==> build 81 <==
==> flow/design.v <==
module ALU (result, read_data_1, read_data_2, shmat, opcode, functioncode);
	input [31:0] read_data_1;
	input [31:0] read_data_2;
	input [4:0] shmat;
	input [5:0] opcode;
	input [5:0] functioncode;
	output reg [31:0] result;
	always @(*)
		begin
		result = 32'b0;
		if(opcode==6'b001000)						 
			result=read_data_1+read_data_2;
		else if(opcode==6'b001001)					 
			result=read_data_1+read_data_2;
		else if(opcode==6'b001100)					 
			result=read_data_1&read_data_2;
		else if(opcode==6'b001101)					 
			result=read_data_1|read_data_2;
		else if(opcode==6'b001010)					 
			result=($signed(read_data_1)<$signed(read_data_2)) ? 32'b1 : 32'b0;
		else if(opcode==6'b001011)					 
			result=(read_data_1<read_data_2) ? 32'b1 : 32'b0;
		else if(opcode==6'b100100 |opcode==6'b100101 |opcode==6'b110000 | opcode==6'b100011  
		| opcode==6'b101000 | opcode==6'b111000 | opcode==6'b101001 | opcode==6'b101011)	 
			result=read_data_1+read_data_2;
		else if(opcode==6'b000000)					 
			begin
			if(functioncode==6'b100000)  
				result=read_data_1+read_data_2;
			else if(functioncode==6'b100001)  
				result=read_data_1+read_data_2;
			else if(functioncode==6'b100100)  
				result=read_data_1 & read_data_2;
			else if(functioncode==6'b100101)  
				result=read_data_1 | read_data_2;
			else if(functioncode==6'b100111)  
				result=~(read_data_1 | read_data_2);
			else if(functioncode==6'b000000)  
				result=read_data_2 << shmat;
			else if(functioncode==6'b101010)  
				result=($signed(read_data_1)<$signed(read_data_2)) ? 32'b1 : 32'b0;
			else if(functioncode==6'b101011)	 
				result=(read_data_1<read_data_2) ? 32'b1 : 32'b0;
			else if(functioncode==6'b000011)	 
				result= $signed(read_data_2) >>> shmat;
			else if(functioncode==6'b000010)  
				result= read_data_2 >> shmat;
			else if(functioncode==6'b100010)  
				result=read_data_1-read_data_2;
			else if(functioncode==6'b100011)  
				result= read_data_1-read_data_2;
			end
		end
endmodule
module mips_registers ( read_data_1, read_data_2, write_data, read_reg_1, read_reg_2, write_reg, signal_reg_write, clk );
	output [31:0] read_data_1, read_data_2;
	input [31:0] write_data;
	input [4:0] read_reg_1, read_reg_2, write_reg;
	input signal_reg_write, clk;
	reg [31:0] registers [31:1];
	always @(posedge clk)
		if (signal_reg_write && write_reg != 5'd0)
			registers[write_reg] <= write_data;
	assign read_data_1 = (read_reg_1 == 5'd0) ? 32'b0 : registers[read_reg_1];
	assign read_data_2 = (read_reg_2 == 5'd0) ? 32'b0 : registers[read_reg_2];
endmodule
module mips_core (
	input         clk,
	input         rst,
	output [31:0] imem_addr,
	input  [31:0] imem_rdata,
	output [31:0] dmem_addr,
	output [31:0] dmem_wdata,
	output [3:0]  dmem_wmask,
	output        dmem_we,
	input  [31:0] dmem_rdata,
	output        wb_en,
	output [4:0]  wb_reg,
	output [31:0] wb_data
);
reg [31:0] PC;
wire [31:0] instruction = imem_rdata;
wire [31:0] read_data_1;
wire [31:0] read_data_2;
wire [31:0] ALU_result;
reg [31:0] ALU_mux;
reg [4:0] REG_dst_mux;
reg [31:0] REG_write_mux;
reg [31:0] MEM_result;
reg write_reg_signal;
reg write_mem_signal;
reg [3:0] mem_mask;
reg [31:0] next_PC;
wire [5:0] opcode = instruction[31:26];
wire [4:0] rs = instruction[25:21];
wire [4:0] rt = instruction[20:16];
wire [4:0] rd = instruction[15:11];
wire [4:0] shmat = instruction[10:6];
wire [5:0] functioncode = instruction[5:0];
wire [15:0] imm = instruction[15:0];
wire [25:0] adress = instruction[25:0];
wire [31:0] PC_plus4 = PC + 32'd4;
wire [31:0] branchadress = {{14{imm[15]}}, imm, 2'b00};
wire [31:0] jumpadress = {PC[31:28], adress, 2'b00};
mips_registers regblock(read_data_1, read_data_2, REG_write_mux, rs, rt, REG_dst_mux, write_reg_signal, clk);
ALU ALUblock(ALU_result, read_data_1, ALU_mux, shmat, opcode, functioncode);
always @(*)
begin
	REG_dst_mux = rt;
	write_reg_signal = 1'b1;
	write_mem_signal = 1'b0;
	mem_mask = 4'b1111;
	ALU_mux = read_data_2;
	REG_write_mux = ALU_result;
	next_PC = PC_plus4;
	if (opcode==6'b100100)           
		MEM_result = {24'b0, dmem_rdata[7:0]};
	else if (opcode==6'b100101)      
		MEM_result = {16'b0, dmem_rdata[15:0]};
	else                             
		MEM_result = dmem_rdata;
	if (opcode==6'b000000)           
		begin
		REG_dst_mux = rd;
		if (functioncode==6'b001000)   
			begin
			write_reg_signal = 1'b0;
			next_PC = read_data_1;
			end
		end
	else                             
		begin
		if (opcode==6'b000011)         
			REG_dst_mux = 5'b11111;
		if (opcode==6'b101000 | opcode==6'b101001 | opcode==6'b111000 | opcode==6'b101011)  
			begin
			write_mem_signal = 1'b1;
			write_reg_signal = 1'b0;
			if (opcode==6'b101000)       
				mem_mask = 4'b0001;
			else if (opcode==6'b101001)  
				mem_mask = 4'b0011;
			end
		else if (opcode==6'b000100 | opcode==6'b000101 | opcode==6'b000010)  
			write_reg_signal = 1'b0;
		if (opcode!=6'b001100 && opcode!=6'b001101)
			ALU_mux = {{16{imm[15]}}, imm};
		else
			ALU_mux = {16'b0, imm};
		if (opcode==6'b000011)         
			REG_write_mux = PC + 32'd8;
		else if (opcode==6'b100011 | opcode==6'b100100 | opcode==6'b100101 | opcode==6'b110000)  
			REG_write_mux = MEM_result;
		else if (opcode==6'b001111)    
			REG_write_mux = {imm, 16'b0};
		if (opcode==6'b000100 && read_data_1==read_data_2)        
			next_PC = PC_plus4 + branchadress;
		else if (opcode==6'b000101 && read_data_1!=read_data_2)   
			next_PC = PC_plus4 + branchadress;
		else if (opcode==6'b000010 | opcode==6'b000011)          
			next_PC = jumpadress;
		end
end
always @(posedge clk)
	if (rst)
		PC <= 32'b0;
	else
		PC <= next_PC;
assign imem_addr  = PC;
assign dmem_addr  = ALU_result;
assign dmem_wdata = read_data_2;
assign dmem_wmask = mem_mask;
assign dmem_we    = write_mem_signal;
assign wb_en      = write_reg_signal && (REG_dst_mux != 5'd0);
assign wb_reg     = REG_dst_mux;
assign wb_data    = REG_write_mux;
endmodule
==> flow/run.sh <==
#!/bin/bash
# the make line also repeats each setting of config.mk as NAME=value (left out here)
make -C /OpenROAD-flow-scripts/flow DESIGN_CONFIG=/design/flow/config.mk WORK_HOME=/design/flow/orfs CLKGATE_MAP_FILE= finish
==> flow/config.mk <==
export PLATFORM = sky130hd
export DESIGN_NAME = mips_core
export DESIGN_NICKNAME = mips_core
export VERILOG_FILES = /design/flow/design.v
export SDC_FILE = /design/flow/constraint.sdc
export NUM_CORES = 4
export LEC_CHECK = 0
export CAP_MARGIN = 20
export CORE_MARGIN = 2
export CORE_UTILIZATION = 55
export CTS_CLUSTER_SIZE = 34
export SETUP_SLACK_MARGIN = 0.07
export SLEW_MARGIN = 35
export TNS_END_PERCENT = 5
==> flow/constraint.sdc <==
create_clock -name core_clock -period 6.56 [get_ports {clk}]
set_input_delay 1.3120 -clock core_clock [delete_from_list [all_inputs] [get_ports {clk}]]
set_output_delay 1.3120 -clock core_clock [all_outputs]
set_load 0.01 [all_outputs]
==> build 2 (differences from build 81) <==
Settings changed: CORE_UTILIZATION 55 to 68, CTS_CLUSTER_SIZE 34 to unset, PLACE_DENSITY set to 0.6, SETUP_SLACK_MARGIN 0.07 to 0.2, SLEW_MARGIN 35 to 20, TNS_END_PERCENT 5 to unset.
==> flow/constraint.sdc (replaced) <==
create_clock -name core_clock -period 16.9 [get_ports {clk}]
set_input_delay 3.3800 -clock core_clock [delete_from_list [all_inputs] [get_ports {clk}]]
set_output_delay 3.3800 -clock core_clock [all_outputs]
set_load 0.01 [all_outputs]
==> build 34 (differences from build 81) <==
Settings changed: CORE_UTILIZATION 55 to 57, CTS_CLUSTER_DIAMETER set to 28, CTS_CLUSTER_SIZE 34 to unset, MAX_ROUTING_LAYER set to met4, PLACE_DENSITY set to 0.6, SETUP_SLACK_MARGIN 0.07 to 0.2, SLEW_MARGIN 35 to 20, TNS_END_PERCENT 5 to 50.
==> build 61 (differences from build 81) <==
Settings changed: ABC_AREA set to 0, CAP_MARGIN 20 to 5, CELL_PAD_IN_SITES_DETAIL_PLACEMENT set to 2, CELL_PAD_IN_SITES_GLOBAL_PLACEMENT set to 3, CORE_UTILIZATION 55 to 40, CTS_CLUSTER_SIZE 34 to 37, GPL_TIMING_DRIVEN set to 0, MAX_ROUTING_LAYER set to met4, SETUP_SLACK_MARGIN 0.07 to unset, SLEW_MARGIN 35 to 20, TNS_END_PERCENT 5 to unset.
==> flow/constraint.sdc (replaced) <==
create_clock -name core_clock -period 12.0 [get_ports {clk}]
set_input_delay 2.4000 -clock core_clock [delete_from_list [all_inputs] [get_ports {clk}]]
set_output_delay 2.4000 -clock core_clock [all_outputs]
set_load 0.01 [all_outputs]
==> qor summary <==
Cell total in the yosys stat output: build 61 5,338; build 34 5,338; build 2 5,338; build 81 5,338
Port bufs: build 61 194; build 34 203; build 2 203; build 81 203
Number of levels in the clock H-tree: build 61 3; build 34 4; build 2 3; build 81 3
Global placer's final weighted congestion: build 61 1.08; build 34 1.20; build 2 1.15; build 81 1.16
Number of nets at floorplan: build 61 5,534; build 34 5,534; build 2 5,534; build 81 5,534
HPWL reported at the end of detailed placement: build 61 329,000 um; build 34 236,000 um; build 2 210,000 um; build 81 228,000 um
Xor/xnor cell area share of the yosys netlist: build 61 0.0221; build 34 0.0221; build 2 0.0221; build 81 0.0221
Pre-CTS setup slack: build 61 -4100 ps; build 34 -2540 ps; build 2 1360 ps; build 81 -2320 ps
Area of the chip: build 61 162,000 um^2; build 34 114,000 um^2; build 2 95,800 um^2; build 81 118,000 um^2
Post-CTS setup repair buffer count: build 61 72; build 34 130; build 2 0; build 81 106
Placeable core region: build 61 158,000 um^2; build 34 111,000 um^2; build 2 92,900 um^2; build 81 114,000 um^2
Die span in y: build 61 402 um; build 34 338 um; build 2 310 um; build 81 344 um
DP Cell Count: build 61 7,741; build 34 8,036; build 2 6,615; build 81 7,996
Initial standard-cell utilization of the core: build 61 0.402; build 34 0.574; build 2 0.683; build 81 0.555
Die outline width: build 61 402 um; build 34 338 um; build 2 310 um; build 81 344 um
Cell resize tally after clock tree synthesis: build 61 525; build 34 750; build 2 0; build 81 567
Number of buffers between clock root and the deepest sink: build 61 3; build 34 3; build 2 3; build 81 3
Post-synthesis share of cell area spent on and, or, nand and nor gates: build 61 0.0854; build 34 0.0854; build 2 0.0854; build 81 0.0854
Area of placed instances: build 61 71,600 um^2; build 34 78,100 um^2; build 2 67,200 um^2; build 81 77,400 um^2
Average instance area after synthesis: build 61 11.9 um^2; build 34 11.9 um^2; build 2 11.9 um^2; build 81 11.9 um^2
Result of the run: build 61 stopped before the end; build 34 stopped before the end; build 2 stopped before the end; build 81 finished with violations
Last stage reached: build 61 global routing; build 34 global routing; build 2 global routing; build 81 -
Layout check failures: build 61 -; build 34 -; build 2 -; build 81 setup timing
Number of warnings issued by yosys: build 61 3; build 34 3; build 2 3; build 81 3
Placement Rows: build 61 146; build 34 122; build 2 112; build 81 124
Number of buffers inserted during clock tree synthesis: build 61 111; build 34 192; build 2 97; build 81 101
Yosys top cell by area: build 61 edfxtp_1; build 34 edfxtp_1; build 2 edfxtp_1; build 81 edfxtp_1


==> run B <==
// mips_core: RTL as listed in full above, without the edits since
clock: 12.0 ns
lec_check: 0
cap_margin: 0
cell_pad_in_sites_global_placement: 1
core_margin: 2
core_utilization: 40
hold_slack_margin: 0.02
place_density: 0.6
setup_slack_margin: 0.2
slew_margin: 20
run.sh (not shown) runs the stock make flow with config.mk's settings and CLKGATE_MAP_FILE=.
==> run X (differences from run B) <==
==> flow/config.mk (replaced) <==
export PLATFORM = sky130hd
export DESIGN_NAME = mips_core
export DESIGN_NICKNAME = mips_core
export VERILOG_FILES = /design/flow/design.v
export SDC_FILE = /design/flow/constraint.sdc
export NUM_CORES = 4
export LEC_CHECK = 0
export CAP_MARGIN = 20
export CORE_MARGIN = 2
export CORE_UTILIZATION = 57
export CTS_CLUSTER_DIAMETER = 335
export HOLD_SLACK_MARGIN = -0.08
export PLACE_DENSITY = 0.6
export SETUP_SLACK_MARGIN = 1.2
export SLEW_MARGIN = 35
export TNS_END_PERCENT = 50
==> flow/constraint.sdc (replaced) <==
create_clock -name core_clock -period 6.56 [get_ports {clk}]
set_input_delay 1.3120 -clock core_clock [delete_from_list [all_inputs] [get_ports {clk}]]
set_output_delay 1.3120 -clock core_clock [all_outputs]
set_load 0.01 [all_outputs]
==> run K (differences from run B) <==
==> flow/config.mk (replaced) <==
export PLATFORM = sky130hd
export DESIGN_NAME = mips_core
export DESIGN_NICKNAME = mips_core
export VERILOG_FILES = /design/flow/design.v
export SDC_FILE = /design/flow/constraint.sdc
export NUM_CORES = 4
export LEC_CHECK = 0
export ABC_AREA = 1
export CAP_MARGIN = 5
export CELL_PAD_IN_SITES_DETAIL_PLACEMENT = 2
export CELL_PAD_IN_SITES_GLOBAL_PLACEMENT = 3
export CORE_MARGIN = 2
export CORE_UTILIZATION = 40
export GPL_TIMING_DRIVEN = 0
export SLEW_MARGIN = 20
==> run D (differences from run B) <==
==> flow/config.mk (replaced) <==
export PLATFORM = sky130hd
export DESIGN_NAME = mips_core
export DESIGN_NICKNAME = mips_core
export VERILOG_FILES = /design/flow/design.v
export SDC_FILE = /design/flow/constraint.sdc
export NUM_CORES = 4
export LEC_CHECK = 0
export CAP_MARGIN = 20
export CORE_MARGIN = 2
export CORE_UTILIZATION = 57
export CTS_CLUSTER_DIAMETER = 28
export CTS_CLUSTER_SIZE = 61
export PLACE_DENSITY = 0.6
export SETUP_SLACK_MARGIN = 0.2
export SLEW_MARGIN = 20
export TNS_END_PERCENT = 50
==> flow/constraint.sdc (replaced) <==
create_clock -name core_clock -period 6.56 [get_ports {clk}]
set_input_delay 1.3120 -clock core_clock [delete_from_list [all_inputs] [get_ports {clk}]]
set_output_delay 1.3120 -clock core_clock [all_outputs]
set_load 0.01 [all_outputs]
==> qor summary <==
Flip-flop and latch power: run X 7.38 mW; run K -; run D -; run B 4.03 mW
Clock transition at the register clock pins on the worst setup and hold paths after CTS: run X 0.06 ns; run K -; run D -; run B 0.06 ns
Outcome: run X complete, but fails checks; run K did not finish; run D did not finish; run B finished clean
Last stage reached: run X -; run K 5_1_grt; run D 5_1_grt; run B -
Violated checks: run X setup timing; run K -; run D -; run B -
Final setup margin: run X -1.64 ns; run K -; run D -; run B 0.320 ns
Most repeated cell in the gate-level netlist after synthesis: run X sky130_fd_sc_hd__edfxtp_1; run K sky130_fd_sc_hd__nand2_1; run D sky130_fd_sc_hd__edfxtp_1; run B sky130_fd_sc_hd__edfxtp_1
Number of vias in the routed layout: run X 65399; run K -; run D -; run B 53560
Total negative slack for setup checks: run X -86.58 ns; run K -; run D -; run B 0 ns
Clock group power: run X 5.95 mW; run K -; run D -; run B 3.39 mW
Number of cells in the finished layout apart from fillers: run X 8405; run K -; run D -; run B 7824
Max Used Layer: run X met5; run K -; run D -; run B met5
Min-delay src: run X PC[0]; run K -; run D -; run B PC[0]
Area fraction in and, or, nand and nor cells after synthesis: run X 8.54%; run K 26.9%; run D 8.54%; run B 8.54%
P_int: run X 12.8 mW; run K -; run D -; run B 6.60 mW


==> nickel <==
// mips_core: RTL as listed in full above, without the edits since
make LEC_CHECK=0 CAP_MARGIN=20 CORE_MARGIN=2 CORE_UTILIZATION=68 CTS_CLUSTER_SIZE=98 PLACE_DENSITY=0.41 SETUP_SLACK_MARGIN=0.2 SLEW_MARGIN=20 finish   # period 11.2 ns
==> sierra: changes against nickel <==
--- a/flow/config.mk
+++ b/flow/config.mk
@@ -7,8 +7,7 @@
 export LEC_CHECK = 0
 export CAP_MARGIN = 20
 export CORE_MARGIN = 2
-export CORE_UTILIZATION = 68
-export CTS_CLUSTER_SIZE = 98
-export PLACE_DENSITY = 0.41
+export CORE_UTILIZATION = 40
+export PLACE_DENSITY = 0.6
 export SETUP_SLACK_MARGIN = 0.2
 export SLEW_MARGIN = 20
==> flow/constraint.sdc (replaced) <==
create_clock -name core_clock -period 11.8 [get_ports {clk}]
set_input_delay 2.3600 -clock core_clock [delete_from_list [all_inputs] [get_ports {clk}]]
set_output_delay 2.3600 -clock core_clock [all_outputs]
set_load 0.01 [all_outputs]
==> summary of the runs <==
Against sierra, the die size of nickel is smaller by 41%. In synthesized area, nickel and sierra do not differ. In synthesized cell count, nickel and sierra do not differ. sierra produced a clean layout. nickel failed in 5_1_grt (GRT-0116).
Power figures rest on the tool's default switching activity, not on a simulated workload.
